==> flow/design.v (excerpt) <==
module System(
	clk,
	rst,
	mbed,
	select,
	GreenBlueServoOut,
	RedServoOut,
	BinRecycleServoOut,
	RedBlueServoOut,
	GreenOtherServoOut,
	dispenseBlueLED,
	dispenseComplete,
	dispenseGreenLED,
	dispenseRedLED,
	mainState,
	mbedOutput,
	results,
	sortBlueLED,
	sortComplete,
	sortGreenLED,
	sortRedLED
);
input	clk;
input	rst;
input	[6:0] mbed;
input	[0:0] select;
output	GreenBlueServoOut;
output	RedServoOut;
output	BinRecycleServoOut;
output	RedBlueServoOut;
output	GreenOtherServoOut;
output	[0:0] dispenseBlueLED;
output	[0:0] dispenseComplete;
output	[0:0] dispenseGreenLED;
output	[0:0] dispenseRedLED;
output	[4:0] mainState;
output	[2:0] mbedOutput;
output	[2:0] results;
output	[0:0] sortBlueLED;
output	[0:0] sortComplete;
output	[0:0] sortGreenLED;
output	[0:0] sortRedLED;
wire	[1:0] conDispenseColour;
wire	[0:0] conDispenseStart;
wire	[2:0] conSortColour;
wire	[0:0] conSortStart;
wire	[2:0] controllerOutput;
wire	[0:0] dispenseComplete_ALTERA_SYNTHESIZED;
wire	[9:0] mainBinRecycle;
wire	[1:0] mainDispenseColour;
wire	[0:0] maindispenseStart;
wire	[9:0] mainGreenBlue;
wire	[9:0] mainGreenOther;
wire	[9:0] mainRed;
wire	[9:0] mainRedBlue;
wire	[2:0] mainSortColour;
wire	[0:0] mainSortStart;
wire	[2:0] maintenanceOutput;
wire	[9:0] normalBinRecycle;
wire	[9:0] normalGreenBlue;
wire	[9:0] normalGreenOther;
wire	[9:0] normalRed;
wire	[9:0] normalRedBlue;
wire	[0:0] selectBinRecycle;
wire	[0:0] selectGreenBlue;
wire	[0:0] selectGreenOther;
wire	[0:0] selectRed;
wire	[0:0] selectRedBlue;
wire	[0:0] sortComplete_ALTERA_SYNTHESIZED;
wire	[0:0] startSort;
wire	[9:0] SYNTHESIZED_WIRE_0;
wire	[9:0] SYNTHESIZED_WIRE_1;
wire	[9:0] SYNTHESIZED_WIRE_2;
wire	[2:0] SYNTHESIZED_WIRE_3;
wire	[6:0] SYNTHESIZED_WIRE_4;
wire	[6:0] SYNTHESIZED_WIRE_5;
wire	[0:0] SYNTHESIZED_WIRE_6;
wire	[1:0] SYNTHESIZED_WIRE_7;
wire	[9:0] SYNTHESIZED_WIRE_8;
wire	[9:0] SYNTHESIZED_WIRE_9;
RCServo	b2v_BinRecycleServo(.clk(clk),.rst(rst),
.RxD_data(SYNTHESIZED_WIRE_0),.RCServo_pulse(BinRecycleServoOut));
defparam	b2v_BinRecycleServo.ClkDiv = 4;
multiplexerServo	b2v_BinRecycleServoMux(.normalSort(normalBinRecycle),
.select(selectBinRecycle),.servoTest(mainBinRecycle),.muxOut(SYNTHESIZED_WIRE_0));
defparam	b2v_BinRecycleServoMux.normal = 'b0;
defparam	b2v_BinRecycleServoMux.test = 'b1;
  ...
Size: ~2,000 cells after synthesis, roughly 34 I/O pins, ~18,000 um2 of cells after synthesis.
clock: 3.16 ns
lec_check: 0
cap_margin: 20
core_margin: 2
core_utilization: 72
cts_cluster_diameter: 26
cts_cluster_size: 10
place_density_lb_addon: 0.19
setup_slack_margin: 0.93
slew_margin: 40
run.sh (not shown) runs the stock make flow with config.mk's settings and CLKGATE_MAP_FILE=.
Edit:
--- a/flow/config.mk
+++ b/flow/config.mk
@@ -9,7 +9,6 @@
 export CORE_MARGIN = 2
 export CORE_UTILIZATION = 72
-export CTS_CLUSTER_DIAMETER = 26
 export CTS_CLUSTER_SIZE = 10
 export PLACE_DENSITY_LB_ADDON = 0.19
 export SETUP_SLACK_MARGIN = 0.93
-export SLEW_MARGIN = 40
+export SLEW_MARGIN = 20
Fmax increases by roughly a tenth; combinational power falls by roughly a tenth; count of clock-buffer cells in the layout came out lower by 52; register-to-register slack is better by 0.26 ns; die area is unchanged; hold slack improves by 0.031 ns; power came out lower by a quarter to a third; design area drops by a little under a tenth.

---

== red ==
System again, from the RTL that the note above started with.
clock: 3.16 ns
lec_check: 0
abc_area: 1
cap_margin: 20
core_aspect_ratio: 0.5
core_margin: 2
core_utilization: 72
cts_cluster_diameter: 298
cts_cluster_size: 15
place_density_lb_addon: 0.21
setup_slack_margin: 0.95
slew_margin: 20
Looking at the reports, red completed the entire flow and the layout it produced met the timing, design-rule and antenna checks.
Setup changes, red to blue
Settings: CORE_ASPECT_RATIO removed (was 0.5); HOLD_SLACK_MARGIN newly set to -0.08; SETUP_SLACK_MARGIN changed from 0.95 to 0.94; ABC_AREA removed (was 1); CTS_CLUSTER_DIAMETER removed (was 298); PLACE_DENSITY_LB_ADDON changed from 0.21 to 0.2; CTS_CLUSTER_SIZE changed from 15 to 10.
--- outcome ---
Both conditions hold for blue: the flow ran to the end and the final layout passed the timing, design-rule and antenna checks. Delta (blue minus red): final hold slack rose 27 ps; setup slack on the worst flop-to-flop path fell 170 ps; wire length of the first global-routing pass fell 5.1%. For the fmax, blue came in 7.0 MHz lower than red did. Post-detailed-routing wire length on blue is down relative to red. The post-synthesis cell count from yosys in blue sits 562 below the value recorded for red. red → blue: logic share of the area now sits higher, tap cell count now sits lower, utilization now sits higher, count of non-CTS inverters in the layout now sits lower. Cmp blue vs red: setup slack lower in blue.
[inputs] green vs blue
Settings: changing HOLD_SLACK_MARGIN from -0.08 to 0.29; changing PLACE_DENSITY_LB_ADDON from 0.2 to 0.12; changing SETUP_SLACK_MARGIN from 0.94 to 0.92.
==> comparison <==
- Looking at the reports, green completed the entire flow and the layout it produced met the timing, design-rule and antenna checks.
- green vs. blue: final design utilization higher, total power level, setup slack after layout went down 36 ps, post-detailed-route wirelength per cell lost 1.6%.
[inputs] orange vs green
Settings: changing SLEW_MARGIN from 20 to 40; setting CORE_ASPECT_RATIO to 0.93 for the first time; setting CTS_CLUSTER_DIAMETER to 29 for the first time; changing PLACE_DENSITY_LB_ADDON from 0.12 to 0.17.
### Flow results
- orange closes out successfully: all stages finished, all timing, DRC and antenna checks passed.
- Well tap count: green and orange compared, lower one is orange
- Main power-consuming group: the clock network -> orange, sequential cells -> green
- orange vs green — power density over cell area climbed by more than 10%
- In orange, the worst setup slack after layout came out 94 ps below the value in green.
- The share of power burned in the clock network of orange exceeds that of green by 13 points.
Modified inputs, purple compared to orange
Settings: CTS_CLUSTER_DIAMETER no longer set, was 29; SLEW_MARGIN now 20, was 40; HOLD_SLACK_MARGIN no longer set, was 0.29; CORE_ASPECT_RATIO no longer set, was 0.93; PLACE_DENSITY_LB_ADDON now 0.12, was 0.17; CTS_CLUSTER_SIZE now 23, was 10.
purple | stages: all done | timing, DRC, antenna: all pass. orange ended with every stage complete and zero timing, DRC or antenna violations. Summary of purple over orange: fraction of the yosys area taken by sequential cells shows no meaningful change; power per unit of standard cell area shows a reduction of about 16%. [compare] base=orange new=purple: setup slack went up 45 ps; final worst-path cycle share decreased 1.4 points; post-synthesis average cell area closely matched the old numbers; total wire length now sits lower.
Power is estimated from default activity; no workload was simulated.
